## flow/run.sh

```bash
#!/bin/bash
# the make line also repeats each setting of config.mk as NAME=value (left out here)
make -C /OpenROAD-flow-scripts/flow DESIGN_CONFIG=/design/flow/config.mk WORK_HOME=/design/flow/orfs CLKGATE_MAP_FILE= finish
```

## flow/config.mk

```make
export PLATFORM = sky130hd
export DESIGN_NAME = alu16
export DESIGN_NICKNAME = alu16
export VERILOG_FILES = /design/flow/design.v
export SDC_FILE = /design/flow/constraint.sdc
export NUM_CORES = 4
export LEC_CHECK = 0
export ABC_AREA = 1
export CAP_MARGIN = 20
export CORE_ASPECT_RATIO = 0.5
export CORE_MARGIN = 2
export CORE_UTILIZATION = 72
export CTS_CLUSTER_DIAMETER = 232
export CTS_CLUSTER_SIZE = 95
export PLACE_DENSITY = 0.36
export SETUP_SLACK_MARGIN = 1.13
export SLEW_MARGIN = 20
export TNS_END_PERCENT = 10
```

## flow/constraint.sdc

```tcl
create_clock -name core_clock -period 3.91 [get_ports {CK}]
set_input_delay 0.7820 -clock core_clock [delete_from_list [all_inputs] [get_ports {CK}]]
set_output_delay 0.7820 -clock core_clock [all_outputs]
set_load 0.01 [all_outputs]
```

## flow/design.v

```verilog
module and4(in1, in2, out);
	input [3:0] in1, in2;
	output[3:0] out;
	and a1(out[0], in1[0], in2[0]);
	and a2(out[1], in1[1], in2[1]);
	and a3(out[2], in1[2], in2[2]);
	and a4(out[3], in1[3], in2[3]);
endmodule
module and16(in1, in2, out);
	input [15:0] in1, in2;
	output[15:0] out;
	and4 a11(.in1(in1[3:0]), .in2(in2[3:0]), .out(out[3:0]));
	and4 a12(.in1(in1[7:4]), .in2(in2[7:4]), .out(out[7:4]));
	and4 a13(.in1(in1[11:8]), .in2(in2[11:8]), .out(out[11:8]));
	and4 a14(.in1(in1[15:12]), .in2(in2[15:12]), .out(out[15:12]));
endmodule
module or4(in1, in2, out);
	input [3:0] in1, in2;
	output[3:0] out;
	or a1(out[0], in1[0], in2[0]);
	or a2(out[1], in1[1], in2[1]);
	or a3(out[2], in1[2], in2[2]);
	or a4(out[3], in1[3], in2[3]);
endmodule
module or16(in1, in2, out);
	input [15:0] in1, in2;
	output[15:0] out;
	or4 a11(.in1(in1[3:0]), .in2(in2[3:0]), .out(out[3:0]));
	or4 a12(.in1(in1[7:4]), .in2(in2[7:4]), .out(out[7:4]));
	or4 a13(.in1(in1[11:8]), .in2(in2[11:8]), .out(out[11:8]));
	or4 a14(.in1(in1[15:12]), .in2(in2[15:12]), .out(out[15:12]));
endmodule
module complent(in, go, CK, reset, out, busy, fin);
	input  [15:0] in;
	input  go;
	input  CK, reset;
	output reg [15:0] out;
	output reg busy;
	output reg fin;
	reg [15:0] m;
	reg [15:0] o, mm, c;
	always@(posedge CK) begin
		if(reset) begin
			busy <= 1'b0;
			fin  <= 1'b0;
		end
		else begin
			fin <= 1'b0;
			if(busy == 1'b0) begin
				if(go) begin
					o  = 16'hffff ^ in;
					mm = 16'h0001;
					c  = o & mm;
					o  = o ^ mm;
					mm = c << 1;
					out  <= o;
					m    <= mm;
					busy <= 1'b1;
				end
			end
			else if(m == 16'h0000) begin
				busy <= 1'b0;
				fin  <= 1'b1;
			end
			else begin
				out <= out ^ m;
				m   <= (out & m) << 1;
			end
		end
	end
endmodule
module adder(in1, in2, go, CK, reset, out, busy, fin);
	input [15:0] in1, in2;
	input go;
	input CK, reset;
	output reg [15:0] out;
	output reg busy;
	output reg fin;
	reg [15:0] cc;
	reg [15:0] o, c, m;
	always@(posedge CK) begin
		if(reset) begin
			busy <= 1'b0;
			fin  <= 1'b0;
		end
		else begin
			fin <= 1'b0;
			if(busy == 1'b0) begin
				if(go) begin
					o = in1 ^ in2;
					c = in1 & in2;
					c = c << 1;
					if(c == 16'h0000) begin
						busy <= 1'b0;
						fin  <= 1'b1;
					end
					else begin
						m = o & c;
						o = o ^ c;
						c = m << 1;
						busy <= 1'b1;
					end
					out <= o;
					cc  <= c;
				end
			end
			else if(cc == 16'h0000) begin
				busy <= 1'b0;
				fin  <= 1'b1;
			end
			else begin
				out <= out ^ cc;
				cc  <= (out & cc) << 1;
			end
		end
	end
endmodule
module muler(in1, in2, go, CK, reset, out, busy, fin);
	input		[15:0] in1, in2;
	input		go;
	input  		CK, reset;
	output reg	[15:0] out;
	output reg  busy;
	output reg  fin;
	reg[15:0] m1, m2;
	reg[15:0] a1, a2, o;
	always @(posedge CK) begin
		if(reset) begin
			busy <= 1'b0;
			fin  <= 1'b0;
		end
		else begin
			fin <= 1'b0;
			if(busy == 1'b0 && go == 1'b0) begin
			end
			else begin
				if(busy == 1'b0) begin
					a1 = in1;
					a2 = in2;
					o  = 16'h0000;
				end
				else begin
					a1 = m1;
					a2 = m2;
					o  = out;
				end
				if(a2[0] == 1'b1)
					o = o + a1;
				a1 = a1 << 1;
				a2 = a2 >> 1;
				m1  <= a1;
				m2  <= a2;
				out <= o;
				if(a2 == 16'h0000) begin
					busy <= 1'b0;
					fin  <= 1'b1;
				end
				else
					busy <= 1'b1;
			end
		end
	end
endmodule
module diver(in1, in2, go, CK, reset, reminder, quotient, busy, fin);
	input [15:0] in1, in2;
	input go;
	input CK, reset;
	output reg [15:0] reminder, quotient;
	output reg busy;
	output reg fin;
	reg [31:0] m1, m2;
	reg [15:0] divisor;
	reg [4:0]  cnt;
	reg [31:0] t1, t2;
	reg [15:0] d;
	reg [4:0]  n;
	always @(posedge CK) begin
		if(reset) begin
			busy <= 1'b0;
			fin  <= 1'b0;
		end
		else begin
			fin <= 1'b0;
			if(busy == 1'b0 && go == 1'b0) begin
			end
			else begin
				if(busy == 1'b0) begin
					t1 = {16'h0000, in1};
					t2 = {in2, 16'h0000};
					d  = in2;
					n  = 5'b00000;
				end
				else begin
					t1 = m1;
					t2 = m2;
					d  = divisor;
					n  = cnt;
				end
				if(n < 5'b10001) begin
					if(t1[31:16] >= d)
						t1 = t1 - t2 + 1'b1;
					t1 = t1 << 1;
					n  = n + 1'b1;
					busy <= 1'b1;
				end
				else begin
					busy <= 1'b0;
					fin  <= 1'b1;
				end
				if(n == 5'b10000) begin
					if(t1[31:16] >= d)
						t1 = t1 - t2 + 1'b1;
					reminder <= t1[31:16];
					quotient <= t1[15:0];
				end
				m1      <= t1;
				m2      <= t2;
				divisor <= d;
				cnt     <= n;
			end
		end
	end
endmodule
module mux3to8(in, in1, in2, in3, in4, in5, in6, in7, select, out);
	input [15:0] in, in1, in2, in3, in4, in5, in6, in7;
	input [2:0]  select;
	output reg [15:0] out;
	always @(*) begin
		case(select)
			3'b000:out = in;
			3'b001:out = in1;
			3'b010:out = in2;
			3'b011:out = in3;
			3'b100:out = in4;
			3'b101:out = in5;
			3'b110:out = in6;
			3'b111:out = in7;
		endcase
	end
endmodule
module alu16(CK, reset, start, instruction, inputR1, inputR2, outputR, busy, done);
	input [15:0] inputR1, inputR2;
	input [2:0] instruction;
	input CK, reset, start;
	output[15:0] outputR;
	output busy;
	output done;
	reg  [2:0]  op;
	reg  [15:0] out5, out6;
	reg         finL;
	wire [3:0]  busyL;
	wire [3:0]  finU;
	wire        go;
	wire  [15:0] out, out1, out2, out3, out4, and_o, or_o;
	assign go = start & ~busy;
	adder add(
		.in1(inputR1),
		.in2(inputR2),
		.go(go & (instruction == 3'b000)),
		.CK(CK),
		.reset(reset),
		.out(out),
		.busy(busyL[0]),
		.fin(finU[0])
	);
	complent com(
		.in(inputR1),
		.go(go & (instruction == 3'b001)),
		.CK(CK),
		.reset(reset),
		.out(out1),
		.busy(busyL[1]),
		.fin(finU[1])
	);
	muler mul(
		.in1(inputR1),
		.in2(inputR2),
		.go(go & (instruction == 3'b010)),
		.CK(CK),
		.reset(reset),
		.out(out2),
		.busy(busyL[2]),
		.fin(finU[2])
	);
	diver div(
		.in1(inputR1),
		.in2(inputR2),
		.go(go & ((instruction == 3'b011) | (instruction == 3'b100))),
		.CK(CK),
		.reset(reset),
		.reminder(out3),
		.quotient(out4),
		.busy(busyL[3]),
		.fin(finU[3])
	);
	and16 and1(inputR1, inputR2, and_o);
	or16 or1(inputR1, inputR2, or_o);
	mux3to8 outp(
		.in(out),
		.in1(out1),
		.in2(out2),
		.in3(out3),
		.in4(out4),
		.in5(out5),
		.in6(out6),
		.in7(16'h0000),
		.select(op),
		.out(outputR)
	);
	always @(posedge CK) begin
		if(reset) begin
			finL <= 1'b0;
		end
		else begin
			finL <= go & ((instruction == 3'b101) | (instruction == 3'b110) | (instruction == 3'b111));
			if(go) begin
				op   <= instruction;
				out5 <= and_o;
				out6 <= or_o;
			end
		end
	end
	assign busy = busyL[0] | busyL[1] | busyL[2] | busyL[3];
	assign done = finL | finU[0] | finU[1] | finU[2] | finU[3];
endmodule
```

==> design notes, run 1 <==
The run gives -2299 ps for the worst setup timing slack at the placement stage. With the async set-reset flop share out of synthesis at 0%, the count of buffers inserted at the top-level ports is 55. The flow did not finish. With the effective utilization at floorplan at 73.20%, the number of standard cells reported by yosys is 2561. The cell taking the most area after synthesis is sky130_fd_sc_hd__edfxtp_1.

According to the floorplan log, the row count is 43. The fraction of the yosys area taken by sequential cells is 39.38%, and the area share of the largest cell type after synthesis is 38.49%. Sorting the synthesized cells by area gives the leading types as sky130_fd_sc_hd__edfxtp_1, sky130_fd_sc_hd__ha_1, sky130_fd_sc_hd__nand2_1, sky130_fd_sc_hd__inv_1, sky130_fd_sc_hd__nand3_1. The placement summary gives the final routability congestion estimate as 1.096.

The post-synth count of flops with an enable pin is 260. The run gives 27710 µm² for the standard cell core area. In this run, distinct cell masters in the synthesized netlist total 53.

The tools report the number of nets produced by synthesis as 2841. The synthesis report lists the Yosys warning total as 6. The commonest cells after synthesis are sky130_fd_sc_hd__nand2_1, sky130_fd_sc_hd__inv_1, sky130_fd_sc_hd__edfxtp_1. The number of primary I/O pins is 56. The first error in the log reads "[ERROR DPL-0038] Utilization greater than 100%, impossible to legalize". The synthesis stats list as the most numerous cell sky130_fd_sc_hd__nand2_1. The die is 122.7 µm tall.

The area share of and-or/or-and cells after synthesis works out to 9.537%. The synthesized-area fraction occupied by adder cells is 15.04%. After legalization and detailed placement, the total HPWL measured 60150 µm. With the average cell area after synthesis at 7.920 µm², the mapped cell area is 20280 µm². The horizontal extent of the die works out to 241.4 µm. The area share of xor/xnor cells in the synthesized design works out to 1.727%.

After synthesis the netlist holds a flip-flop and latch count of 269. The flow stopped in clock tree synthesis. Yosys shows that the main logic family after synthesis is simple AND/OR/NAND/NOR gates. The die covers 29610 µm². Synthesized netlist cell count: 2561. For this run, the leading register cell type out of synthesis is sky130_fd_sc_hd__edfxtp_1. After synthesis, the chip area reported by Yosys is 20280 µm².

The mux cell area share after synthesis works out to 0%. The simple-gate area share of the yosys netlist was 25.60%.
## metrics by stage
| stage | instances | hold slack, ps | cell area (µm²) | utilization (%) |
|---|---|---|---|---|
| 3_3_place_gp | 3381 | 550.3 | 24780 | 89.44 |
| 2_1_floorplan | 2561 | 484.9 | 20590 | - |
| 3_5_place_dp | 3381 | 570.8 | 24780 | 89.44 |
==> inputs of run 2 (changes only) <==
- ABC_AREA: 1 -> default
- CELL_PAD_IN_SITES_DETAIL_PLACEMENT: default -> 0
- CELL_PAD_IN_SITES_GLOBAL_PLACEMENT: default -> 0
- CORE_ASPECT_RATIO: 0.5 -> default
- CORE_UTILIZATION: 72 -> 71
- CTS_CLUSTER_DIAMETER: 232 -> default
- CTS_CLUSTER_SIZE: 95 -> default
- GPL_ROUTABILITY_DRIVEN: default -> 1
- HOLD_SLACK_MARGIN: default -> 0.11
- MIN_ROUTING_LAYER: default -> met1
- PLACE_DENSITY: 0.36 -> default
- PLACE_DENSITY_LB_ADDON: default -> 0.21
- SETUP_SLACK_MARGIN: 1.13 -> default
- SLEW_MARGIN: 20 -> 5
- TNS_END_PERCENT: 10 -> default
- clock period: 3.91 -> 14.6 ns (I/O delays scaled with it)
==> design notes, run 2 <==
Yosys mapped a number of flops with a built-in enable equal to 260. Yosys printed 6 warnings. Yosys reports that the most numerous cell types are sky130_fd_sc_hd__edfxtp_1, sky130_fd_sc_hd__ha_1, sky130_fd_sc_hd__nand2_1. For this block, the initial DRC count from the detailed router was 2494. The run gives 30 as the number of buffers inserted during clock tree synthesis. The commonest register cell is sky130_fd_sc_hd__edfxtp_1. The tools report the mapped cell area as 19030 µm². In the log, the iteration count for the first detailed-route pass is 8. Post-CTS timing repair inserted 0 buffers for setup. The number of global-route vias before repair was 14930. The synthesis report gives the async set-or-reset register share as 0%. The area share of xor/xnor cells in the synthesized design came out at 3.359%. After detailed routing, the average wire length per cell comes to 23.66 µm.

Combinational cells account for 25.3% of the total power. The first global-routing pass estimated 84000 µm of wire. Across every metal layer, demand over resource in global routing totals 38.76%. Ranked by total cell area, the synthesized netlist is headed by sky130_fd_sc_hd__edfxtp_1, sky130_fd_sc_hd__ha_1, sky130_fd_sc_hd__mux2i_1, sky130_fd_sc_hd__o21ai_0, sky130_fd_sc_hd__nand2_1.

The tools report the summed standard-cell area reported by yosys as 19030 µm². Note, the detailed placer reported a final HPWL of 40280 µm. With the synthesized netlist cell count at 1895, the average cell area after synthesis is 10.04 µm². The floorplan report gives the top-level pin count as 56. The power report lists the combinational group at 553 µW. With the post-synthesis sequential element count at 269, the area share of the largest cell type after synthesis is 41.02%.

The run gives 2175 as the number of nets produced by synthesis. The cell taking the most area after synthesis is sky130_fd_sc_hd__edfxtp_1. With the power of the clock network at 737 µW, the number of standard cells reported by yosys is 1895. The power share of the clock group came out at 33.7%. In the setup report, the worst path falls into the class in -> reg. Sequential cells burn 41.0% of the power. The run gives 16.03% for the synthesized-area fraction occupied by adder cells.

Leaving out filler cells and counting taps, the final layout contains 2289. Setup repair after global routing left no endpoint under its margin. Entering global routing, the biggest net connects 77 pins. The path category of the worst min-delay check is reg -> reg. In the final report, the number of hold violations comes to 0. The synthesized netlist devotes 14.71% of its cell area to compound gates. The effective utilization at floorplan is 72.63%. TritonCTS built the clock tree. The run finished with no timing, DRC or antenna violations. The die is 167.7 µm tall. Launch point of the worst reg-to-reg path: div.busy$_SDFFE_PP0N_.

For the count of nets left with antenna violations after detail routing, the log shows 0. The worst setup path is launched from an input pin. On the worst path, the slowest cell contributes a delay of 600 ps.

The flow reported a cell area power density of 104.9 nW/µm². In this run the critical register-to-register path is captured at div.m1[20]$_DFFE_PP_. In the final run the clock tree shows a worst skew of 23.90 ps. The final layout report lists a filler cell count of 1576. The total of max-cap violations is 0.

Yosys reports the multiplexer fraction of the synthesized area as 6.955%. Post-route period utilization is reported as 66.85%. The capture point of the critical path was reported as div.m1[20]$_DFFE_PP_. In the synthesized netlist, the dominant kind of combinational cell is adder cells. According to the timing report, the data required time at the worst endpoint equals 14920 ps.

The tools report the data arrival time of the critical path as 10080 ps. The run gives 1 for the number of levels in the clock H-tree. Row generation in the floorplan step produced 59 rows.

The run gives 0 for the quantity of hold-fixing buffers added after cts. The largest individual stage delay along the critical path comes from the cell sky130_fd_sc_hd__and2_1. The finished layout reports a core utilization of 79.57%.

The run gives 0.008826 µW as the static leakage power. After clock tree synthesis, the clock-pin slew on the worst setup and hold paths is 60 ps. Per the synthesis report, the simple-gate share of the synthesized area is 12.15%.

CTS placed an instance of sky130_fd_sc_hd__clkbuf_16 at the clock tree root. The initial antenna violation count is 3. For this design the total switching power over the nets is 676.0 µW.

The instance count along the most critical hold path came out at 2. The endpoint with the worst hold slack was mul.out[14]$_DFFE_PP_. In the routed layout, each cell is associated on average with a via count of 6.758. The area of the die is 28130 µm². In this run the tools logged warnings totalling 43.

For the worst min-delay path, the startpoint reported by OpenROAD is mul.out[14]$_DFFE_PP_. The critical path's most frequent cell is sky130_fd_sc_hd__ha_1. The logs give 0 for the count of unresolved DRC violations after routing and 1511 µW for the cell internal power dissipation.

Launching instance or port of the critical path: inputR1[13]. The highest-power group was sequential cells. The tools report the post-route cell area as 20850 µm². The routed design has 54170 µm of wire. For reference, the critical path cell chain is clkdlybuf4s50_1, inv_1, o21ai_0, ha_1, ha_1, a21oi_1, a21boi_0, a311oi_1, a31oi_1, o21ai_1, nand2_1, a31oi_1, mux2_2, a21oi_1, ha_1, o21a_1, o21ai_0, a41o_1, a21oi_4, buf_4, and2_1, buf_4, mux2_2. Counting every sink on the clock net gives 269.

The final layout reports a setup TNS of 0 ps. The worst path needs 9761 ps of the cycle, external delays included. The number of endpoints failing setup at the final stage is 0, and the count of buffers inserted at the top-level ports is 55. Derived from the worst setup path, the maximum achievable clock frequency is 102.5 MHz. According to the finish report, the design has a final net count of 2209. Summed over all layers, the global routing overflow is 0.

The worst setup path is captured at a register. The tools report the clock tree buffer depth as 3. Among cell families on the critical path, the largest total delay comes from AND-OR/OR-AND gates.

The tools report the distinct cell type count after synthesis as 78. The leading cell type by number of instances after synthesis is sky130_fd_sc_hd__edfxtp_1. The clock latency reported for the late side of the worst-skew pair came out at 580 ps.

The run gives 2232 for the total instance count after detailed placement. The flow reports power dissipated in sequential cells as 896 µW. The run gives 9.551% for the area growth from synthesis to final layout. The share of the Yosys chip area taken by registers is 41.97%. The run gives 30.16% for the relative slew slack. The run gives 1.067 as the weighted congestion reported at the end of routability-driven placement. At the pin with the least slew margin, the transition time is 1021 ps.

Detailed routing inserted a total of 15470 vias. For the final-report max-slew violation count, the log shows 0. The depth of the most critical reg-to-reg path was 22; the post-cts sizing count was 0.

The biggest fanout along the worst timing path was 38; the net switching fraction of the power was 30.91%. The horizontal extent of the die is 167.7 µm, and the slack of the worst reg-to-reg path is 6710 ps. With the largest vdd supply drop at 0.00009357 V, the combined buffer and inverter count along the critical path is 4. The path length in cells of the critical path came out at 23. The standard cell core area came out at 26210 µm².

The run gives 19890 µm² as the post-place instance area.
run 2: layout make-up:
cell class	instances	area, µm²	share of cell area [%]
repair buffers	76	708.2	3.396
multi-input cells	1388	10160	48.71
well taps	335	419.2	2.010
clock inverters	21	185.2	0.8881
diodes	1	2.502	0.01200
clock buffers	35	769.5	3.690
inverters	164	616.8	2.958
flip-flops and latches	269	7994	38.34
run 2: per-layer routing:
layer | GRT usage [%] | part of all wire, % | wire length [µm] | up-vias
li1 | - | - | - | 6935
met5 | 0 | 0.083 | 45 | -
met4 | 19.89 | 6.5 | 3524 | 4
met1 | 51.43 | 38 | 20430 | 7207
met3 | 6.996 | 11 | 5890 | 229
met2 | 61.59 | 45 | 24270 | 1094
run 2: metrics by stage:
| step | power [µW] | worst slack, ps | hold WS (ps) |
|---|---|---|---|
| final | 2187 | 4839 | 573.8 |
| after global routing | 2261 | 4666 | 585.6 |
| after CTS | 2168 | 5150 | 569.1 |
| after detailed placement | 1439 | 4613 | 557.9 |
| after global placement | 1416 | 4954 | 542.5 |
| after floorplan | 1285 | 6560 | 521.9 |
==> inputs of run 3 (changes only) <==
- ABC_AREA: default -> 1
- CORE_UTILIZATION: 71 -> 66
- GPL_ROUTABILITY_DRIVEN: 1 -> 0
- HOLD_SLACK_MARGIN: 0.11 -> default
- PLACE_DENSITY_LB_ADDON: 0.21 -> 0.06
- clock period: 14.6 -> 5.11 ns (I/O delays scaled with it)
==> design notes, run 3 <==
Yosys reports the multiplexer fraction of the synthesized area as 0%. Per Yosys stat, the portion of area used by sequential elements is 39.38%. In the floorplan report the effective utilization is 66.66%. Input and output buffers added on the ports amount to 55. The synthesized netlist cell count was 2561; the average cell area after synthesis was 7.920 µm².

For the standard cell core area, the log shows 30430 µm². The flow did not finish. By area the synthesized netlist is led by sky130_fd_sc_hd__edfxtp_1, sky130_fd_sc_hd__ha_1, sky130_fd_sc_hd__nand2_1, sky130_fd_sc_hd__inv_1, sky130_fd_sc_hd__nand3_1. Per the synth log, the flip-flop and latch total comes to 269. Estimated wirelength of the detail-placed design: 52060 µm.

With the total routing usage reported by global routing at 77.34%, the post-synth tally of flip-flops with integrated enable is 260. The leading cell type by number of instances after synthesis was sky130_fd_sc_hd__nand2_1. The floorplan has 64 rows. The number of standard cells reported by yosys is 2561, and the horizontal extent of the die is 179.3 µm. The tree is rooted in a sky130_fd_sc_hd__clkbuf_16.

Among the non-sequential cells, simple AND/OR/NAND/NOR gates take the most area. The first error in the log reads "[ERROR GRT-0232] Routing congestion too high. Check the congestion heatmap in the GUI". Distinct cell type count after synthesis: 53.

The die covers 32150 µm². The number of primary I/O pins is 56. After synthesis the cells add up to 20280 µm².

For the number of buffers inserted during clock tree synthesis, the log shows 30. Summed over all layers, the global routing overflow is 209. Summed standard-cell area reported by yosys: 20280 µm². CTS saw 269 sinks.

The number of levels in the clock H-tree is 1. The area share of and-or/or-and cells after synthesis works out to 9.537%. From bottom edge to top edge, the die measures 179.3 µm.

The commonest cells after synthesis are sky130_fd_sc_hd__nand2_1, sky130_fd_sc_hd__inv_1, sky130_fd_sc_hd__edfxtp_1. Per the CTS log, the buffer count on the longest clock path is 3. The simple-gate area share of the yosys netlist came out at 25.60%.

The synthesized design spends more area on one cell type than any other, namely sky130_fd_sc_hd__edfxtp_1. In the synthesized netlist the async set-or-reset flop fraction comes to 0%. The top cell type by area accounts for 38.49% of the synthesized area. The tools report the stopping stage as global routing. For the number of warnings reported in the yosys synthesis log, the log shows 6. After Yosys synthesis, XOR and XNOR cells account for 1.727% of the synthesized area. The synthesized netlist devotes 15.04% of its cell area to adder and majority cells. For this run, the leading register cell type out of synthesis is sky130_fd_sc_hd__edfxtp_1.

The net count after synthesis is 2841.
-- run 3: routing by layer --
| layer | overflow | global-route usage (%) |
|---|---|---|
| met1 | 10 | 76.90 |
| met2 | 119 | 94.35 |
| met3 | 3 | 60.11 |
| met4 | 76 | 80.61 |
| met5 | 1 | 28.09 |
-- run 3: timing repair --
action / CTS
endpoints found under the setup margin: 64
setup buffers: 23
cloned: 1
hold buffers: 0
pin swaps: 41
gates resized: 279
-- run 3: metrics by stage --
| step | setup slack [ps] | hold WS [ps] | utilization, % | std cells | cell area [µm²] |
|---|---|---|---|---|---|
| CTS | 3.856 | 585.4 | 86.29 | 3385 | 26260 |
| floorplan | 24.71 | 484.9 | - | 2561 | 20330 |
| global placement | -1011 | 556.1 | 78.34 | 3305 | 23840 |
| detailed placement | -1117 | 565.3 | 78.34 | 3305 | 23840 |
==> inputs of run 4 (changes only) <==
- CAP_MARGIN: 20 -> 40
- CELL_PAD_IN_SITES_GLOBAL_PLACEMENT: 0 -> default
- CORE_ASPECT_RATIO: default -> 0.51
- CORE_UTILIZATION: 66 -> 65
- CTS_CLUSTER_DIAMETER: default -> 66
- CTS_CLUSTER_SIZE: default -> 14
- GPL_ROUTABILITY_DRIVEN: 0 -> 1
- GPL_TIMING_DRIVEN: default -> 0
- MAX_ROUTING_LAYER: default -> met4
- MIN_ROUTING_LAYER: met1 -> default
- PLACE_DENSITY_LB_ADDON: 0.06 -> 0.26
- SLEW_MARGIN: 5 -> 35
- clock period: 5.11 -> 4.44 ns (I/O delays scaled with it)
==> design notes, run 4 <==
Area of the die: 32720 µm². Across every metal layer, demand over resource in global routing totals 86.42%. The die is 251.4 µm wide. The post-synth tally of flip-flops with integrated enable came out at 260. With the standard cell core area at 30910 µm², the simple-gate area share of the yosys netlist is 25.60%. After floorplanning, the core was divided into 46 placement rows.

For the effective utilization at floorplan, the log shows 65.63%. Synthesis instantiated 53 different standard cells from the library. Summing every instance area after synthesis gives 20280 µm². The synthesis stat section lists a flop and latch total of 269. The total instance count after detailed placement was 3034. Average cell area after synthesis: 7.920 µm². The stopping stage was global routing. Counting every sink on the clock net gives 269.

By area the synthesized netlist is led by sky130_fd_sc_hd__edfxtp_1, sky130_fd_sc_hd__ha_1, sky130_fd_sc_hd__nand2_1, sky130_fd_sc_hd__inv_1, sky130_fd_sc_hd__nand3_1. The number of nets produced by synthesis was 2841. Yosys reports that the most numerous cell types are sky130_fd_sc_hd__nand2_1, sky130_fd_sc_hd__inv_1, sky130_fd_sc_hd__edfxtp_1. The height of the die is 130.2 µm, and the number of buffers inserted during clock tree synthesis is 23. The clock tree buffer depth was 3; the number of standard cells reported by yosys was 2561. The total global routing overflow is 345. During placement, the flow inserted port buffers numbering 54. After synthesis, flip-flops and latches occupy 39.38% of the total area. The mux cell area share after synthesis works out to 0%. After legalization and detailed placement, the total HPWL measured 65190 µm. The tools report the quantity of hold-fixing buffers added after cts as 0.

The number of levels in the clock H-tree was 1. The run stopped with a tool error. The run gives 1.727% for the area share of xor/xnor cells in the synthesized design. Area share of and-or/or-and cells after synthesis: 9.537%. The tools report the clock root buffer master as sky130_fd_sc_hd__clkbuf_16. For the number of primary I/O pins, the log shows 56. The cell taking the most area after synthesis is sky130_fd_sc_hd__edfxtp_1.

The tools report the weighted congestion reported at the end of routability-driven placement as 1.096. In the synthesized netlist, the dominant kind of combinational cell is simple AND/OR/NAND/NOR gates. The area share of the largest cell type after synthesis came out at 38.49%.

The first error in the log reads "[ERROR GRT-0232] Routing congestion too high. Check the congestion heatmap in the GUI". The most used flip-flop cell after synthesis is sky130_fd_sc_hd__edfxtp_1. Sorting the synthesis cell report by count puts at the top sky130_fd_sc_hd__nand2_1.

After Yosys synthesis, full adders, half adders and majority gates account for 15.04% of the synthesized area. Per the detailed placement report, the placed cell area equals 22050 µm². The tools report the synthesized netlist cell count as 2561. The chip area line in the Yosys stat output reads 20280 µm². Warnings reported by Yosys during synthesis add up to 6. Yosys reported that registers with async set or reset make up 0%.
## run 4: through the flow
step / hold WS, ps / setup WS, ps / TNS, ps / util (%) / power (µW)
2_1_floorplan: 484.9 / -218.6 / -2700 / - / 5106
3_3_place_gp: 537.7 / -2806 / -245110 / 70.47 / 6042
3_5_place_dp: 553.5 / -2595 / -149980 / 71.34 / 6157
4_1_cts: 568.9 / -689.4 / -36970 / 88.03 / 9695
## run 4: metal layers
metal / overflow / GRT usage [%]
met5: - / -
met2: 172 / 97.47
met3: 39 / 77.60
met1: 68 / 86.98
met4: 66 / 76.61
## run 4: timing repair
item                                    CTS
cloned                                    9
pin swaps                               158
setup buffers                           144
gates resized                           707
endpoints found under the setup margin   64
==> inputs of run 5 (changes only) <==
- ABC_AREA: 1 -> default
- CAP_MARGIN: 40 -> 20
- CELL_PAD_IN_SITES_DETAIL_PLACEMENT: 0 -> default
- CORE_ASPECT_RATIO: 0.51 -> default
- CORE_UTILIZATION: 65 -> 70
- CTS_CLUSTER_DIAMETER: 66 -> 244
- GPL_ROUTABILITY_DRIVEN: 1 -> default
- GPL_TIMING_DRIVEN: 0 -> default
- HOLD_SLACK_MARGIN: default -> 0.3
- MAX_ROUTING_LAYER: met4 -> default
- PLACE_DENSITY_LB_ADDON: 0.26 -> default
- SLEW_MARGIN: 35 -> 20
- clock period: 4.44 -> 4.78 ns (I/O delays scaled with it)
==> design notes, run 5 <==
The flow did not finish. The flow halted during global routing. The tool reported: "[ERROR GRT-0116] Global routing finished with congestion. Check the congestion regions in the DRC Viewer". The run gives 71.02% as the effective utilization at floorplan. The commonest register cell after synthesis was sky130_fd_sc_hd__edfxtp_1. The chip area line in the Yosys stat output reads 19030 µm².

Clock tree synthesis found a total of 269 sinks. The simple-gate area share of the yosys netlist was 12.15%; the horizontal extent of the die was 168.9 µm. After synthesis the cells add up to 19030 µm². Height of the die: 168.9 µm.

Per the synth stats, the proportion of register bits with asynchronous set or reset is 0%. The distinct cell type count after synthesis is 78, and the area share of the largest cell type after synthesis is 41.02%. The synthesized instance count is 1895. The cell taking the most area after synthesis is sky130_fd_sc_hd__edfxtp_1.

The mux cell area share after synthesis was 6.955%. The logs give 56 for the number of primary I/O pins and 60 for the count of standard-cell rows. With the number of warnings reported in the yosys synthesis log at 6, the area of the die is 28530 µm². The detailed placer reported the number of placed instances as 2592. The post-synthesis sequential element count was 269. The tools report the standard cell core area as 26800 µm².

CTS placed an instance of sky130_fd_sc_hd__clkbuf_16 at the clock tree root. The synthesized design contains 260 enable-type register cells. The tools report the weighted congestion reported at the end of routability-driven placement as 0.9873. The run gives -2180 ps as the worst setup timing slack at the placement stage. For the estimated wirelength of the detail-placed design, the log shows 48260 µm.

The number of clock buffers added by TritonCTS is 23. The tools report the clock tree buffer depth as 3. Per the synthesis report, the XOR/XNOR share of the synthesized area is 3.359%. The number of nets in the synthesized netlist is 2175. The tools report the fraction of the yosys area taken by sequential cells as 41.97%. By count the netlist is led by sky130_fd_sc_hd__edfxtp_1, sky130_fd_sc_hd__ha_1, sky130_fd_sc_hd__nand2_1.

The main area contributors are sky130_fd_sc_hd__edfxtp_1, sky130_fd_sc_hd__ha_1, sky130_fd_sc_hd__mux2i_1, sky130_fd_sc_hd__o21ai_0, sky130_fd_sc_hd__nand2_1. In this run, the synthesized area fraction spent on adder and majority cells is recorded as 16.03%. Averaged over all synthesized cells, the footprint is 10.04 µm².

Looking at the gate-level netlist, the highest instance count belongs to sky130_fd_sc_hd__edfxtp_1. After synthesis, the design contains 1895 cells according to Yosys. The run gives 1 as the number of levels in the clock H-tree. Across every metal layer, demand over resource in global routing totals 73.23%. The synthesis run identifies the leading combinational cell family as adder cells.

After global routing the overflow that remains totals 98. The count of buffers inserted at the top-level ports is 55, and the area share of and-or/or-and cells after synthesis is 14.71%.
-- run 5: per-stage QoR --
stage               setup TNS, ps  instance area, µm²  hold WS (ps)  power (µW)
CTS                        -49120               25530         592.9        7100
detailed placement        -117790               23180         559.6        4953
global placement          -107960               23180         539.5        4851
floorplan                  -31480               19710         521.9        4044
-- run 5: what timing repair did --
| action | CTS |
|---|---|
| hold buffers | 0 |
| resized | 210 |
| gates cloned | 1 |
| buffers inserted | 130 |
| endpoints found under the setup margin | 64 |
| pin swaps | 61 |
-- run 5: routing by layer --
layer  track usage [%]  GRT overflow
met5             20.87             0
met4             74.66            47
met3             53.71             1
met2             93.62            49
met1             72.49             1
==> inputs of run 6 (changes only) <==
- CAP_MARGIN: 20 -> 30
- CELL_PAD_IN_SITES_DETAIL_PLACEMENT: default -> 2
- CELL_PAD_IN_SITES_GLOBAL_PLACEMENT: default -> 3
- CORE_UTILIZATION: 70 -> 50
- CTS_CLUSTER_DIAMETER: 244 -> 255
- CTS_CLUSTER_SIZE: 14 -> 85
- HOLD_SLACK_MARGIN: 0.3 -> 0.29
- MAX_ROUTING_LAYER: default -> met5
- MIN_ROUTING_LAYER: default -> met2
- PLACE_DENSITY_LB_ADDON: default -> 0.04
- SETUP_SLACK_MARGIN: default -> -0.29
- SLEW_MARGIN: 20 -> 0
- TNS_END_PERCENT: default -> 60
- clock period: 4.78 -> 5.05 ns (I/O delays scaled with it)
==> design notes, run 6 <==
In this run the full chip footprint comes out at 39640 µm². Mapped cell area: 19030 µm². Of all cell types, the one taking the most synthesized area is sky130_fd_sc_hd__edfxtp_1.

In the Yosys report the total cell count is 1895. The tools report the stopping stage as global placement without I/O. For reference, the post-synthesis area per instance comes to 10.04 µm². The mux cell area share after synthesis was 6.955%. In the floorplan report the effective utilization is 50.65%. Async set-reset flop share out of synthesis: 0%. The tools report the count of standard-cell rows as 71. The simple-gate area share of the yosys netlist was 12.15%; the synthesized-area fraction occupied by adder cells was 16.03%. The synthesis stats list as the most numerous cell sky130_fd_sc_hd__edfxtp_1.

The post-synthesis sequential element count is 269. In this run, synthesis inferred 260 flip-flops with an integrated enable. After synthesis, the netlist uses 78 different library cells. The synthesis run identifies the leading combinational cell family as adder cells. The height of the die came out at 199.1 µm.

The flow did not finish. With the summed standard-cell area reported by yosys at 19030 µm², the standard cell core area is 37580 µm². With the area share of xor/xnor cells in the synthesized design at 3.359%, the fraction of the yosys area taken by sequential cells is 41.97%.

After technology mapping, the gate count stands at 1895. The horizontal extent of the die came out at 199.1 µm. The synthesis run shows the most used standard cells to be sky130_fd_sc_hd__edfxtp_1, sky130_fd_sc_hd__ha_1, sky130_fd_sc_hd__nand2_1. Number of warnings reported in the yosys synthesis log: 6. The area fraction of the largest cell type after synthesis is 41.02%. After Yosys synthesis, AND-OR and OR-AND compound gates account for 14.71% of the synthesized area. Yosys attributes the largest share of cell area to sky130_fd_sc_hd__edfxtp_1, sky130_fd_sc_hd__ha_1, sky130_fd_sc_hd__mux2i_1, sky130_fd_sc_hd__o21ai_0, sky130_fd_sc_hd__nand2_1. The first error in the log reads "[ERROR FLW-0024] Place density exceeds 1.0 (current PLACE_DENSITY_LB_ADDON =  0.04). Please check if the value of  PLACE_DENSITY_LB_ADDON is between 0 and 0.99".

The commonest register cell after synthesis was sky130_fd_sc_hd__edfxtp_1. When the netlist entered floorplanning its net count stood at 2175.
==> inputs of run 7 (changes only) <==
- CAP_MARGIN: 30 -> 5
- CELL_PAD_IN_SITES_DETAIL_PLACEMENT: 2 -> 0
- CELL_PAD_IN_SITES_GLOBAL_PLACEMENT: 3 -> 0
- CORE_ASPECT_RATIO: default -> 0.71
- CORE_UTILIZATION: 50 -> 71
- CTS_CLUSTER_DIAMETER: 255 -> default
- CTS_CLUSTER_SIZE: 85 -> 100
- GPL_ROUTABILITY_DRIVEN: default -> 1
- HOLD_SLACK_MARGIN: 0.29 -> 0.11
- MAX_ROUTING_LAYER: met5 -> default
- MIN_ROUTING_LAYER: met2 -> met1
- PLACE_DENSITY_LB_ADDON: 0.04 -> default
- SETUP_SLACK_MARGIN: -0.29 -> default
- SLEW_MARGIN: 0 -> 5
- TNS_END_PERCENT: 60 -> 5
- clock period: 5.05 -> 9.6 ns (I/O delays scaled with it)
==> design notes, run 7 <==
The flow ran to the end and the layout has no timing, DRC or antenna violations. Average wire per cell in the routed design: 24.19 µm. The first global-routing pass estimated 84570 µm of wire. Clock-pin slew was measured on the worst setup and hold paths at 60 ps. For the sequential group, total power comes out at 1370 µW. The final critical path takes up 91.13% of the cycle. In the hold report, the worst path ends at mul.m2[3]$_DFFE_PP_. The tools report the power of the clock network as 1070 µW.

The slowest stage of the critical path is the sky130_fd_sc_hd__a2111oi_0 cell. Synthesis handed over a netlist of 1895 instances. The script reports the combined buffer and inverter count of the critical path as 3. Summing the areas of all compound-gate instances in the mapped netlist gives 14.71% of the synthesized area.

STA lists the startpoint of the worst register-to-register path as div.busy$_SDFFE_PP0N_. The static leakage power was 0.008778 µW; the depth of the most critical reg-to-reg path was 24. The number of DRC violations after detailed-routing iteration 0 is 2284. In the log, the iteration count for the first detailed-route pass is 6. The average cell area after synthesis was 10.04 µm²; the standard cell core area was 26340 µm². The per-cell via count in the routed design is 6.619. In the final design database the tool counted 2208 nets. The required time at the worst endpoint is listed as 9880 ps. With the estimated wirelength of the detail-placed design at 41810 µm, the post-cts sizing count is 0. The run gives 0 as the number of endpoints with negative hold slack in the final report. The worst pin sits at a relative slew slack of 20.74%.

Of the post-synthesis cell area, the dominant cell type holds 41.02%. The buffer_ports step reported a buffer count of 55. With the net switching fraction of the power at 30.62%, the quantity of hold-fixing buffers added after cts is 0. The critical path is of the in -> reg type. The simple-gate area share of the yosys netlist is 12.15%, and the mux cell area share after synthesis is 6.955%. The number of standard cells reported by yosys was 1895.

Once the clock tree was built, the setup fixing pass inserted 0 buffers. The net switching power in the latest report is 1000 µW. The run gives 80 for the largest net degree at the start of global routing.

The synthesis stats list as the most numerous cell sky130_fd_sc_hd__edfxtp_1. The synthesized netlist devotes 3.359% of its cell area to XOR and XNOR gates. The tools report the final wirelength as 56000 µm.

The run gives 0 as the count of unresolved DRC violations after routing. The post-synthesis sequential element count was 269; the count of standard-cell rows was 50. The tools report the summed negative setup slack over all endpoints as 0 ps. The async set-reset flop share out of synthesis came out at 0%.

Data arrival time of the critical path: 9030 ps. The largest family of logic cells by area is adder cells. The run gives 260 for the post-synth tally of flip-flops with integrated enable. The cell internal power dissipation was 2266 µW. The number of warnings reported in the yosys synthesis log came out at 6. For the total global routing overflow, the log shows 0. The instance count along the most critical hold path works out to 2. The total routing usage reported by global routing came out at 40.40%.

For the summed standard-cell area reported by yosys, the log shows 19030 µm². The tree is rooted in a sky130_fd_sc_hd__clkbuf_16. Critical path's most frequent cell: sky130_fd_sc_hd__o21ai_0.

Counting every sink on the clock net gives 269. The path length in cells of the critical path was 26; the number of primary I/O pins was 56. The tools report the number of nets produced by synthesis as 2175.

Combinational logic is responsible for 25.4% of the overall power. The run gives 142.0 µm for the height of the die. Critical path capture point type: a register. With the biggest fanout along the worst timing path at 36, the horizontal extent of the die is 198.3 µm.

The power report attributes to the clock group a share of 32.8%. The type recorded for the worst min-delay path is reg -> reg. The worst VDD IR drop from the latest analysis is 0.0001749 V.

Sequential cells burn 41.8% of the power. Number of global-route vias before repair: 14080. The run gives 15320 for the via total after detailed routing. Setup slack on the worst reg-to-reg path comes out at 1860 ps. The run gives 78 as the distinct cell type count after synthesis. In this run, the synthesized area fraction spent on adder and majority cells is recorded as 16.03%.

By count the netlist is led by sky130_fd_sc_hd__edfxtp_1, sky130_fd_sc_hd__ha_1, sky130_fd_sc_hd__nand2_1. The run gives 7994 µm² as the total area of sequential cells. The tools report the number of endpoints failing setup at the final stage as 0. After layout, the setup clock skew is reported as 15.83 ps.

The number of levels in the clock H-tree is 1. The longest incremental delay of any stage on the critical path is reported as 1010 ps. Total area of multi-input combinational cells: 10160 µm². The placement summary gives the final routability congestion estimate as 0.9574. The fraction of the yosys area taken by sequential cells is 41.97%. The reg-to-reg endpoint was div.reminder[8]$_DFFE_PP_. The tools report the clock tree buffer depth as 3. Among all flip-flop cells after synthesis, the most frequent one is sky130_fd_sc_hd__edfxtp_1. The final-report max-slew violation count is 0.

For the count of nets left with antenna violations after detail routing, the log shows 0. The final critical-path required period came out at 8748 ps. The run gives 0 as the total of max-cap violations.

The filler cells instantiated in the layout total 1732. The tools report the initial antenna violation count as 3. Cell taking the most area after synthesis: sky130_fd_sc_hd__edfxtp_1. The endpoint of the worst setup timing path is div.reminder[8]$_DFFE_PP_.

The transition time recorded at the tightest slew-check pin is 1159 ps. The worst setup path is launched from an input pin. Across all stage logs, warnings added up to 45.

Launching instance or port of the critical path: inputR2[7]. The floorplan step records an initial core utilization of 72.27%. Setup repair after global routing left no endpoint under its margin. The area of the die came out at 28150 µm².

The reported combinational group power is 830 µW. TritonCTS built the clock tree. The flow reported a cell area power density of 156.9 nW/µm².

In the post-synthesis netlist, the biggest area contributors are sky130_fd_sc_hd__edfxtp_1, sky130_fd_sc_hd__ha_1, sky130_fd_sc_hd__mux2i_1, sky130_fd_sc_hd__o21ai_0, sky130_fd_sc_hd__nand2_1. Derived from the worst setup path, the maximum achievable clock frequency is 114.3 MHz. In this run the cell area of the synthesized design comes to 19030 µm². Per report_power, the top consumer among the power groups is sequential cells.

The kind of cell with the highest combined delay along the critical path is AND-OR/OR-AND gates. Compared with the post-synthesis result, the final layout area differs by 9.374%. Counting the buffers created by CTS gives 28. For the clock latency reported for the late side of the worst-skew pair, the log shows 570 ps.

The final design utilization was 79.04%. The beginning of the worst hold path was mul.m2[4]$_DFFE_PP_.
## run 7: routing by layer
metal | routed length (µm) | vias to the layer above | track usage [%]
met5 | 0 | - | 0
met4 | 1787 | 0 | 11.20
met3 | 8295 | 133 | 13.60
met2 | 22910 | 1009 | 57.25
met1 | 23000 | 7241 | 59.19
li1 | - | 6939 | -
## run 7: stage by stage
| step | area [µm²] | hold slack, ps | total power, µW | worst slack (ps) | cells |
|---|---|---|---|---|---|
| 3_5_place_dp | 19940 | 555.0 | 2186 | 523.9 | 2262 |
| 5_1_grt | 20810 | 590.9 | 3383 | 457.2 | 2312 |
| 2_1_floorplan | 19030 | 521.9 | 1955 | 2560 | 1895 |
| 6_report | 20820 | 572.4 | 3267 | 851.8 | 2315 |
| 4_1_cts | 20810 | 569.7 | 3244 | 1064 | 2312 |
| 3_3_place_gp | 19940 | 541.5 | 2164 | 710.9 | 2262 |
## run 7: area by class of cell
class                           count  area share, %
Multi-Input combinational cell   1388          48.79
Sequential cell                   269          38.40
Clock buffer                       33          3.558
Timing Repair Buffer               77          3.438
Inverter                          164          2.963
Tap cell                          364          2.188
Clock inverter                     17         0.6251
Antenna cell                        3        0.03606
==> inputs of run 8 (changes only) <==
- CAP_MARGIN: 5 -> 20
- CELL_PAD_IN_SITES_GLOBAL_PLACEMENT: 0 -> 1
- CORE_ASPECT_RATIO: 0.71 -> 1.55
- CORE_MARGIN: 2 -> 5
- CORE_UTILIZATION: 71 -> 58
- CTS_CLUSTER_SIZE: 100 -> 56
- GPL_ROUTABILITY_DRIVEN: 1 -> 0
- HOLD_SLACK_MARGIN: 0.11 -> default
- MIN_ROUTING_LAYER: met1 -> met2
- PLACE_DENSITY_LB_ADDON: default -> 0.19
- SETUP_SLACK_MARGIN: default -> 1.36
- TNS_END_PERCENT: 5 -> 40
- clock period: 9.6 -> 11.1 ns (I/O delays scaled with it)
==> design notes, run 8 <==
The clock network burns 35.1% of the power. For this sky-water flow run, the detailed-routed wirelength per cell is reported as 24.49 µm. With the fraction of power consumed by combinational cells at 24.7%, the count of buffers inserted at the top-level ports is 55. Global routing consumed, over all layers together, 45.65% of the routing resources. The reported combinational group power was 725 µW. The endpoint of the worst setup timing path was div.m1[1]$_DFFE_PP_. For this design, the CTS-stage hold fixing added 0 buffers. The floorplan report gives the top-level pin count as 56. The run gives 16.03% for the synthesized-area fraction occupied by adder cells.

The instance count along the most critical hold path came out at 1. The finished cells cover 21000 µm². Looking at the critical path, the single cell with the biggest stage delay is sky130_fd_sc_hd__clkdlybuf4s50_1.

The final critical path takes up 81.18% of the cycle. The tools report the final-report max-slew violation count as 0. The run gives 28 as the number of buffers inserted during clock tree synthesis.

The synthesized netlist handed to floorplanning was reported with a cell count of 1895. Endpoints with negative setup slack in the final report add up to 0. After synthesis, the share of flip-flops with an asynchronous set or reset is 0%. The run gives 2207 for the net count reported at finish. The run gives 0 as the total global routing overflow.

The combined buffer and inverter count along the critical path is 4. The run gives 155.5 µm for the horizontal extent of the die. OpenSTA lists the critical path startpoint as inputR1[1].

The flow reports an fmax of 111.0 MHz. The path category of the worst min-delay check is reg -> reg. Gates resized during post-CTS repair numbered 0. The data arrival time reported for the critical path is 9320 ps. The first global-routing pass estimated 86520 µm of wire.

The depth of the most critical reg-to-reg path was 29; the static leakage power was 0.008822 µW. The run gives 8.533 for the per-cell via count in the routed design. The run gives 3 for the clock tree buffer depth. The clock period could shrink to 9011 ps. The warning tally printed by Yosys for this design is 6. The flow reports power dissipated in the clock network as 1030 µW. The run gives 0.0001101 V as the largest vdd supply drop. Sorting the synthesis cell report by count puts at the top sky130_fd_sc_hd__edfxtp_1.

Ranked by total cell area, the synthesized netlist is headed by sky130_fd_sc_hd__edfxtp_1, sky130_fd_sc_hd__ha_1, sky130_fd_sc_hd__mux2i_1, sky130_fd_sc_hd__o21ai_0, sky130_fd_sc_hd__nand2_1. The OpenROAD warning count works out to 44. For flop-to-flop paths, the worst setup slack is 2960 ps. Sorting the Yosys area breakdown by cell type puts at the top sky130_fd_sc_hd__edfxtp_1.

Setup repair after global routing left no endpoint under its margin. Per the breakdown, switching nets consume 30.79% of all power. Per the detail_route report, the via count comes to 20310. The tools report the share of power burned in registers as 40.2%.

The run gives 260 for the post-synth tally of flip-flops with integrated enable. By area, the combinational part of the netlist is dominated by adder cells. Post-synth the commonest register cell is sky130_fd_sc_hd__edfxtp_1. Clock tree synthesis selected as its root buffer the cell sky130_fd_sc_hd__clkbuf_16. For the number of endpoints with negative hold slack in the final report, the log shows 0.

The area share of and-or/or-and cells after synthesis works out to 14.71%. The run gives 2937 µW as the total power. STA classifies the critical path endpoint as a register. The run gives 12.15% for the simple-gate area share of the yosys netlist. The commonest cells after synthesis are sky130_fd_sc_hd__edfxtp_1, sky130_fd_sc_hd__ha_1, sky130_fd_sc_hd__nand2_1. The tools report the relative slew slack as 36.79%. The run finished with no timing, DRC or antenna violations.

The beginning of the worst hold path is div.m2[0]$_DFFE_PP_. The path length in cells of the critical path is 26. The number of levels in the clock H-tree was 1.

The area recorded from the Yosys report for this design is 19030 µm². On the reported timing paths, the clock transition at the registers reads 70 ps. TritonCTS built the clock tree. For the total of max-cap violations, the log shows 0. The logs give 2175 for the number of nets produced by synthesis and 20010 µm² for the post-place instance area. The final wirelength is 58280 µm, and the area share of the largest cell type after synthesis is 41.02%. The area of the die is 36630 µm², and the total net switching power is 904.5 µW. Per STA, the worst path accumulates the most delay in the family AND-OR/OR-AND gates.

The report lists the number of standard-cell rows as 82. After synthesis, the mean cell area works out to 10.04 µm². The post-synthesis sequential element count is 269, and the clock latency reported for the late side of the worst-skew pair is 580 ps. With the fraction of the yosys area taken by sequential cells at 41.97%, the effective utilization at floorplan is 58.71%. Between the synthesized netlist and the finished layout, the area growth was recorded as 10.32%. Nets still carrying antenna violations after routing amount to 0. Entering global routing, the biggest net connects 77 pins.

The data required time reported for the critical path is 11410 ps. The power density over the cells was 139.9 nW/µm². Of the total synthesized cell area, the portion taken by XOR and XNOR cells is 3.359%. The final layout reports a setup TNS of 0 ps. The cell internal power dissipation came out at 2033 µW.

Once detailed placement completed, the half-perimeter wirelength came to 42940 µm. Total clock sinks: 269. The height of the die came out at 235.5 µm. The group that draws the most power in this run is sequential cells. Launch point of the worst reg-to-reg path: div.busy$_SDFFE_PP0N_. With the number of fill cells at 2684, the number of standard cells reported by yosys is 1895. The number of global-route vias before repair came out at 21330. The final setup skew is 23.46 ps, and the initial antenna violation count is 1. The mux cell area share after synthesis came out at 6.955%. The number of DRC violations after detailed-routing iteration 0 was 5208.

Summing every instance area after synthesis gives 19030 µm². Per STA, the library cell used most along the worst path is sky130_fd_sc_hd__a21oi_1. At the pin with the least slew margin, the transition time is 938.2 ps. Power attributed to sequential cells is 1180 µW. For the detailed-router iteration count before antenna repair, the log shows 13. Looking at the hold checks, the worst path lands on div.m2[0]$_DFFE_PP_. In this design, the stage delay of the slowest critical-path cell is 700 ps. For the number of buffers inserted by post-CTS setup repair, the log shows 0. The launching element type of the critical path was an input pin.

In this run, distinct cell masters in the synthesized netlist total 78. The capture point of the worst register-to-register path is recorded as div.reminder[15]$_DFFE_PP_. The standard cell core area is 32420 µm². By startpoint and endpoint, the worst setup path is classified as in -> reg.

Count of unresolved DRC violations after routing: 0. The biggest fanout along the worst timing path was 37.
## run 8: per-layer routing
layer / part of all wire (%) / global-route usage [%]
met5: 0.62 / 12.79
met4: 16 / 15.66
met3: 36 / 54.46
met2: 48 / 57.37
met1: 0 / -
## run 8: final cells by class
class,count,area (µm²),share of cell area [%]
multi-input cells,1388,10160,48.37
flip-flops and latches,269,7994,38.07
clock buffers,33,740.7,3.528
repair buffers,76,711.9,3.391
inverters,164,616.8,2.938
well taps,420,525.5,2.503
clock inverters,19,224.0,1.067
diodes,11,27.53,0.1311
## run 8: per-stage QoR
stage | util, % | cells | worst slack, ps | hold slack (ps)
floorplan | - | 1895 | 3760 | 521.9
global placement | 61.67 | 2316 | 1841 | 543.5
detailed placement | 61.71 | 2317 | 1810 | 550.2
CTS | 64.68 | 2369 | 2342 | 567.2
global route | 64.72 | 2374 | 1702 | 581.3
finish | 64.77 | 2380 | 2089 | 573.9
==> inputs of run 9 (changes only) <==
- ABC_AREA: default -> 1
- CELL_PAD_IN_SITES_GLOBAL_PLACEMENT: 1 -> 0
- CORE_ASPECT_RATIO: 1.55 -> default
- CORE_MARGIN: 5 -> 2
- CORE_UTILIZATION: 58 -> 72
- CTS_CLUSTER_SIZE: 56 -> 15
- GPL_ROUTABILITY_DRIVEN: 0 -> 1
- MIN_ROUTING_LAYER: met2 -> met1
- PLACE_DENSITY_LB_ADDON: 0.19 -> 0.27
- SETUP_SLACK_MARGIN: 1.36 -> default
- SLEW_MARGIN: 5 -> 30
- TNS_END_PERCENT: 40 -> default
- clock period: 11.1 -> 5.48 ns (I/O delays scaled with it)
==> design notes, run 9 <==
The run stopped with a tool error. Stopping stage: global routing. The first error in the log reads "[ERROR GRT-0232] Routing congestion too high. Check the congestion heatmap in the GUI". Per the CTS log, the root buffer master is sky130_fd_sc_hd__clkbuf_16.

The die covers 29530 µm². The portion of synthesized area spent on multiplexers is 0%. The simple-gate area share of the yosys netlist was 25.60%; the clock tree buffer depth was 3. At floorplan, the net count of the design was reported as 2841.

The height of the die is 171.8 µm. The number of cells reported by Yosys stat comes to 2561. Cell taking the most area after synthesis: sky130_fd_sc_hd__edfxtp_1. Number of levels in the clock H-tree: 1. The total clock sinks is 269, and the average cell area after synthesis is 7.920 µm².

Per the detailed placement report, the placed cell area equals 23640 µm². The run gives 194 as the total global routing overflow. The estimated wirelength of the detail-placed design is 54130 µm. Largest family of logic cells by area: simple AND/OR/NAND/NOR gates. TritonCTS created 28 clock buffers. Sequential elements use 39.38% of the synthesized area.

The run gives 6 as the number of warnings reported in the yosys synthesis log. Timing analysis after detailed placement gives a worst setup slack of -844.4 ps. The floorplan has 61 rows. The run gives 20280 µm² for the summed standard-cell area reported by yosys. Per the gpl log, the routability congestion estimate is 1.072.

The cell-mix breakdown from Yosys lists the compound-gate area share as 9.537%. The tools report the distinct cell type count after synthesis as 53. The standard cell core area was 27780 µm².

In this run the horizontal extent of the chip is 171.8 µm. The post-synthesis sequential element count is 269. The commonest register cell after synthesis is sky130_fd_sc_hd__edfxtp_1. After synthesis the cells add up to 20280 µm². The leading cell type by number of instances after synthesis is sky130_fd_sc_hd__nand2_1. The cell count after synthesis came out at 2561. Sorting the synthesized cells by area gives the leading types as sky130_fd_sc_hd__edfxtp_1, sky130_fd_sc_hd__ha_1, sky130_fd_sc_hd__nand2_1, sky130_fd_sc_hd__inv_1, sky130_fd_sc_hd__nand3_1. The floorplan report gives the top-level pin count as 56. The area share of xor/xnor cells in the synthesized design is 1.727%. With the async set-reset flop share out of synthesis at 0%, the count of buffers inserted at the top-level ports is 55. The run gives 38.49% for the area share of the largest cell type after synthesis.

The post-synth tally of flip-flops with integrated enable is 260. The share of the core area taken by cells at floorplan is 73.01%. The commonest cells after synthesis are sky130_fd_sc_hd__nand2_1, sky130_fd_sc_hd__inv_1, sky130_fd_sc_hd__edfxtp_1.

The global routing report lists combined usage of all routing layers as 77.02%. For reference, full adder, half adder and majority cells occupy 15.04% of the area reported after synthesis.
[run 9: what timing repair did]
item                       CTS
buffers inserted             2
hold buffers                 0
gates resized               83
pin swaps                    6
setup endpoints to repair   64
[run 9: metal layers]
metal  global-route usage, %  GRT overflow
met5                   20.70             0
met2                   95.18           107
met1                   74.30             3
met4                   81.33            83
met3                   61.97             1
[run 9: through the flow]
stage	hold WS (ps)	cells	total power [µW]
CTS	574.5	3322	7465
global placement	551.2	3268	5184
detailed placement	560.0	3268	5301
floorplan	484.9	2561	3986
==> inputs of run 10 (changes only) <==
- ABC_AREA: 1 -> default
- CELL_PAD_IN_SITES_DETAIL_PLACEMENT: 0 -> default
- CELL_PAD_IN_SITES_GLOBAL_PLACEMENT: 0 -> default
- CTS_CLUSTER_DIAMETER: default -> 358
- CTS_CLUSTER_SIZE: 15 -> 97
- GPL_ROUTABILITY_DRIVEN: 1 -> default
- MIN_ROUTING_LAYER: met1 -> default
- PLACE_DENSITY_LB_ADDON: 0.27 -> default
- SLEW_MARGIN: 30 -> 20
- TNS_END_PERCENT: default -> 10
- clock period: 5.48 -> 4.01 ns (I/O delays scaled with it)
==> design notes, run 10 <==
Before placement the cells fill 73.25% of the core. With the area share of the largest cell type after synthesis at 41.02%, the horizontal extent of the die is 166.6 µm. The area recorded from the Yosys report for this design is 19030 µm². Clock root buffer master: sky130_fd_sc_hd__clkbuf_16. The run gives 1895 as the number of standard cells reported by yosys. The async set-reset flop share out of synthesis works out to 0%. In this run, synthesis inferred 260 flip-flops with an integrated enable. Post-synth the commonest register cell is sky130_fd_sc_hd__edfxtp_1. The run gives 23490 µm² as the post-place instance area. Before any placement, the netlist area is recorded as 19030 µm². The wire-length estimate of the detail-placed layout is 52670 µm.

For this run the aggregate overflow at the end of global routing stands at 162. The largest total area in the synthesized netlist belongs to sky130_fd_sc_hd__edfxtp_1. For reference, XOR and XNOR gates occupy 3.359% of the area reported after synthesis.

The net count after synthesis is 2175. TritonCTS created 6 clock buffers. The total clock sinks came out at 269.

OpenSTA, run right after detailed placement, puts the worst setup slack at -3012 ps. With the synthesized-area fraction occupied by adder cells at 16.03%, the clock tree buffer depth is 3. According to the logs, the last stage reached was global routing.

The post-synthesis sequential element count is 269, and the number of warnings reported in the yosys synthesis log is 6. The tool reported: "[ERROR GRT-0116] Global routing finished with congestion. Check the congestion regions in the DRC Viewer". The count of buffers inserted at the top-level ports was 55. For reference, the placement row count at floorplan is 59.

The run gives 1 as the number of levels in the clock H-tree. sky130_fd_sc_hd__edfxtp_1 is the most common cell in the netlist. Synthesis instantiated 78 different standard cells from the library.

The height of the die was 166.6 µm. With the fraction of the yosys area taken by sequential cells at 41.97%, the average cell area after synthesis is 10.04 µm². After Yosys synthesis, and, or, nand and nor cells account for 12.15% of the synthesized area. After technology mapping, the gate count stands at 1895.

The largest family of logic cells by area is adder cells. The floorplan report gives the top-level pin count as 56. The area share of and-or/or-and cells after synthesis was 14.71%; the total routing usage reported by global routing was 77.49%. The run stopped with a tool error. Sorting the synthesized cells by how often they occur yields sky130_fd_sc_hd__edfxtp_1, sky130_fd_sc_hd__ha_1, sky130_fd_sc_hd__nand2_1. The area of the die is 27750 µm², and the quantity of hold-fixing buffers added after cts is 0.

The synthesis report lists the most area-consuming cells as sky130_fd_sc_hd__edfxtp_1, sky130_fd_sc_hd__ha_1, sky130_fd_sc_hd__mux2i_1, sky130_fd_sc_hd__o21ai_0, sky130_fd_sc_hd__nand2_1. Per the gpl log, the routability congestion estimate is 1.002. In the synthesized netlist, mux cells make up 6.955% of the area. The tools report the standard cell core area as 25980 µm².
-- run 10: timing repair --
action / 4_1_cts
setup buffers: 109
resized: 142
pin swaps: 48
endpoints found under the setup margin: 64
cloned: 0
-- run 10: routing by layer --
metal | overflow | global-route usage (%)
met1 | 1 | 77.15
met2 | 90 | 96.03
met3 | 1 | 59.48
met4 | 70 | 80.47
met5 | 0 | 19.83
-- run 10: metrics by stage --
| step | power [µW] | util (%) | std cells | setup TNS, ps |
|---|---|---|---|---|
| 3_5_place_dp | 5992 | 90.41 | 2662 | -172030 |
| 4_1_cts | 7447 | 96.54 | 2778 | -111710 |
| 2_1_floorplan | 4748 | - | 1895 | -137190 |
| 3_3_place_gp | 5830 | 90.41 | 2662 | -158840 |
==> inputs of run 11 (changes only) <==
- CTS_CLUSTER_DIAMETER: 358 -> default
- CTS_CLUSTER_SIZE: 97 -> 23
- PLACE_DENSITY_LB_ADDON: default -> 0.26
- TNS_END_PERCENT: 10 -> default
- clock period: 4.01 -> 6.12 ns (I/O delays scaled with it)
==> design notes, run 11 <==
The flow did not finish. Among all cell types in the netlist, the one instantiated most often is sky130_fd_sc_hd__edfxtp_1. The summed standard-cell area reported by yosys was 19030 µm²; the area share of and-or/or-and cells after synthesis was 14.71%. After synthesis, the netlist uses 78 different library cells. Warnings reported by Yosys during synthesis add up to 6.

In the placement report, post-DP HPWL is listed as 47530 µm. The synthesized instance count is 1895. The die covers 27750 µm². The height of the die was 166.6 µm. The standard cell core area was 25980 µm². The simple-gate area share of the yosys netlist was 12.15%.

The first error in the log reads "[ERROR GRT-0232] Routing congestion too high. Check the congestion heatmap in the GUI". The tree is rooted in a sky130_fd_sc_hd__clkbuf_16. As logged by OpenROAD, the buffers inserted on ports number 55.

The horizontal die dimension reported for this design is 166.6 µm. Among all flip-flop cells after synthesis, the most frequent one is sky130_fd_sc_hd__edfxtp_1. The logs give 1.004 for the weighted congestion reported at the end of routability-driven placement and 96.99% for the total routing usage reported by global routing. In this run, placement finished with an instance count of 2556.

By area, the combinational part of the netlist is dominated by adder cells. The run gives 19030 µm² as the mapped cell area. The area share of xor/xnor cells in the synthesized design works out to 3.359%. After synthesis, the largest area contributor takes up 41.02% of total cell area. Of the synthesized area, sequential elements account for 41.97%. Average cell area after synthesis: 10.04 µm². 56 I/O pins were placed. Synthesis produced a netlist with a net count of 2175. The cell taking the most area after synthesis is sky130_fd_sc_hd__edfxtp_1. The global route stage reports its total congestion overflow as 1766. The commonest cells after synthesis are sky130_fd_sc_hd__edfxtp_1, sky130_fd_sc_hd__ha_1, sky130_fd_sc_hd__nand2_1. The number of standard cells reported by yosys is 1895, and the clock tree buffer depth is 3. Per the TritonCTS log, the buffer count is 29. With the async set-reset flop share out of synthesis at 0%, the effective utilization at floorplan is 73.25%.

Count of standard-cell rows: 59. Mux cell area share after synthesis: 6.955%. The synthesized-area fraction occupied by adder cells was 16.03%; the number of levels in the clock H-tree was 1. The main area contributors are sky130_fd_sc_hd__edfxtp_1, sky130_fd_sc_hd__ha_1, sky130_fd_sc_hd__mux2i_1, sky130_fd_sc_hd__o21ai_0, sky130_fd_sc_hd__nand2_1. The post-place instance area is 22410 µm².

The stopping stage is global routing. For this design, the sink count on the clock tree is 269. The post-synth tally of flip-flops with integrated enable was 260.

The post-synth register bit count is 269.
==> run 11: metal layers <==
metal	track usage, %	overflow
met5	31.30	1
met4	109.3	441
met3	76.12	17
met2	120.8	1296
met1	90.65	11
==> run 11: per-stage QoR <==
step	setup WS, ps	setup TNS [ps]	utilization, %
CTS	-26.01	-47.09	93.68
detailed placement	-1237	-56760	86.25
global placement	-1065	-45780	86.24
floorplan	-49.92	-165.1	-
==> run 11: repair_timing <==
action | CTS
pin swaps | 47
setup endpoints to repair | 64
hold endpoints to repair | 0
gates resized | 163
hold buffers | 0
buffers inserted | 59
cloned | 2
==> inputs of run 12 (changes only) <==
- ABC_AREA: default -> 1
- CELL_PAD_IN_SITES_DETAIL_PLACEMENT: default -> 0
- CELL_PAD_IN_SITES_GLOBAL_PLACEMENT: default -> 1
- CORE_UTILIZATION: 72 -> 58
- CTS_CLUSTER_SIZE: 23 -> default
- GPL_ROUTABILITY_DRIVEN: default -> 0
- MIN_ROUTING_LAYER: default -> met1
- PLACE_DENSITY_LB_ADDON: 0.26 -> 0.06
- SLEW_MARGIN: 20 -> 5
- clock period: 6.12 -> 6.82 ns (I/O delays scaled with it)
==> design notes, run 12 <==
For the power dissipated in sequential cells, the log shows 1950 µW. Per the GRT congestion report, total overflow comes to 0. The simple-gate area share of the yosys netlist was 25.60%.

The detailed-router iteration count before antenna repair was 5; the number of global-route vias before repair was 17610. The routed layout reports a DRC error count of 0. The commonest register cell after synthesis was sky130_fd_sc_hd__edfxtp_1. The transition time of the tightest slew-check pin came out at 870.4 ps. Power attributed to the clock group is 1650 µW. The end-of-flow timing check tallies setup violations at 0. The horizontal die dimension reported for this design is 191.0 µm. Setup slack on the critical path of the routed design comes to 367.9 ps. The worst-case max-slew headroom was logged as 41.97%. The run gives 21880 µm² as the post-place instance area. With the first-pass GRT wire length at 97630 µm, the clock tree buffer depth is 3. For this design, the slowest cell found on the critical path is sky130_fd_sc_hd__clkdlybuf4s50_1. Per the CTS log, the root buffer master is sky130_fd_sc_hd__clkbuf_16. For reference, the top cells by count after synthesis are sky130_fd_sc_hd__nand2_1, sky130_fd_sc_hd__inv_1, sky130_fd_sc_hd__edfxtp_1.

The run gives 1 as the number of levels in the clock H-tree. Per the post-CTS timing run, clock transition at the registers of the reported paths is 60 ps. Required time at the worst-slack endpoint: 7140 ps.

The share of power burned in registers is 35.5%. Looking at the reg2reg group, the worst path starts from div.busy$_SDFFE_PP0N_. Per the placement report, the placed cell count is 3099. For flop-to-flop paths, the worst setup slack is 650 ps.

By area, the combinational part of the netlist is dominated by simple AND/OR/NAND/NOR gates. For the total clock sinks, the log shows 269. Yosys attributes the largest share of cell area to sky130_fd_sc_hd__edfxtp_1, sky130_fd_sc_hd__ha_1, sky130_fd_sc_hd__nand2_1, sky130_fd_sc_hd__inv_1, sky130_fd_sc_hd__nand3_1. Net switching is 35.39% of the power. With the area share of and-or/or-and cells after synthesis at 9.537%, the depth of the most critical reg-to-reg path is 30. In this run the worst setup path terminates at div.reminder[15]$_DFFE_PP_. Yosys mapped a number of flops with a built-in enable equal to 260. Per the synthesis report, the single largest cell type by area occupies 38.49% of cell area. For the total of max-cap violations, the log shows 0. The longest incremental delay of any stage on the critical path is reported as 540 ps. For reference, the placement row count at floorplan is 68.

Setup repair after global routing left no endpoint under its margin. Dividing total power by cell area gives a power density of 239.8 nW/µm². The pre-CTS setup check shows a worst slack of 11.48 ps. The quantity of hold-fixing buffers added after cts was 0. The run gives 36480 µm² as the area of the die. Highest-power group: sequential cells. Endpoints failing hold in the final report were tallied at 0. The post-synth register bit count is 269. Path length in cells of the critical path: 26. The initial utilization of the core area, before any placement, comes to 58.86%. The run gives 56 as the number of primary I/O pins.

The placement report lists the number of port buffers as 55. The cell-mix breakdown from Yosys lists the XOR/XNOR area share as 1.727%. Entering global routing, the biggest net connects 61 pins. On the critical path the data arrives at 6770 ps. Measured on the finished design, the core utilization comes to 66.43%. The power report lists cell-internal power as 3547 µW. After detailed routing, the total wire length is 64330 µm.

The run gives 34.4% as the fraction of power consumed by combinational cells. STA classifies the critical path startpoint as an input pin. Critical path capture point type: a register.

Number of DRC violations after detailed-routing iteration 0: 1685. The flow ran to the end and the layout has no timing, DRC or antenna violations. The largest vdd supply drop was 0.0002169 V. The run gives 12.86% for the area growth from synthesis to final layout.

The worst register-to-register path ends at div.reminder[15]$_DFFE_PP_. In the setup report, the worst path falls into the class in -> reg. In the finished design, the share of the clock period the worst path needs comes to 94.61%. The worst path needs 6452 ps of the cycle, external delays included. Broken down by cell family, the worst path's largest delay share belongs to simple AND/OR/NAND/NOR gates. Among all cell types in the netlist, the one instantiated most often is sky130_fd_sc_hd__nand2_1.

The netlist uses 53 different library cells. Per the Yosys statistics, synthesis produced 2561 cells.
==> run 12: area by class of cell <==
type / instances / area [µm²]
fill: 2950 / 11570
sequential: 269 / 7993
timing repair buffer: 162 / 1386
clock buffer: 36 / 802.0
timing repair inverter: 1 / 7.507
inverter: 367 / 1383
multi-input combinational: 1847 / 10570
clock inverter: 18 / 185.2
tap: 455 / 569.3
==> run 12: stage by stage <==
stage	hold WS, ps	TNS (ps)
floorplan	484.9	0
global placement	555.6	-76.87
detailed placement	555.5	0
CTS	573.3	0
global route	589.4	0
finish	570.9	0
==> run 12: layer usage <==
| layer | vias up | GRT usage [%] | part of all wire [%] | wire length [µm] |
|---|---|---|---|---|
| li1 | 8823 | - | - | - |
| met1 | 8605 | 45.77 | 41 | 26150 |
| met2 | 834 | 58.18 | 46 | 29400 |
| met3 | 169 | 4.112 | 8.1 | 5183 |
| met4 | 0 | 17.92 | 5.6 | 3598 |
| met5 | - | 0 | 0 | 0 |
Power and IR drop assume default switching activity.
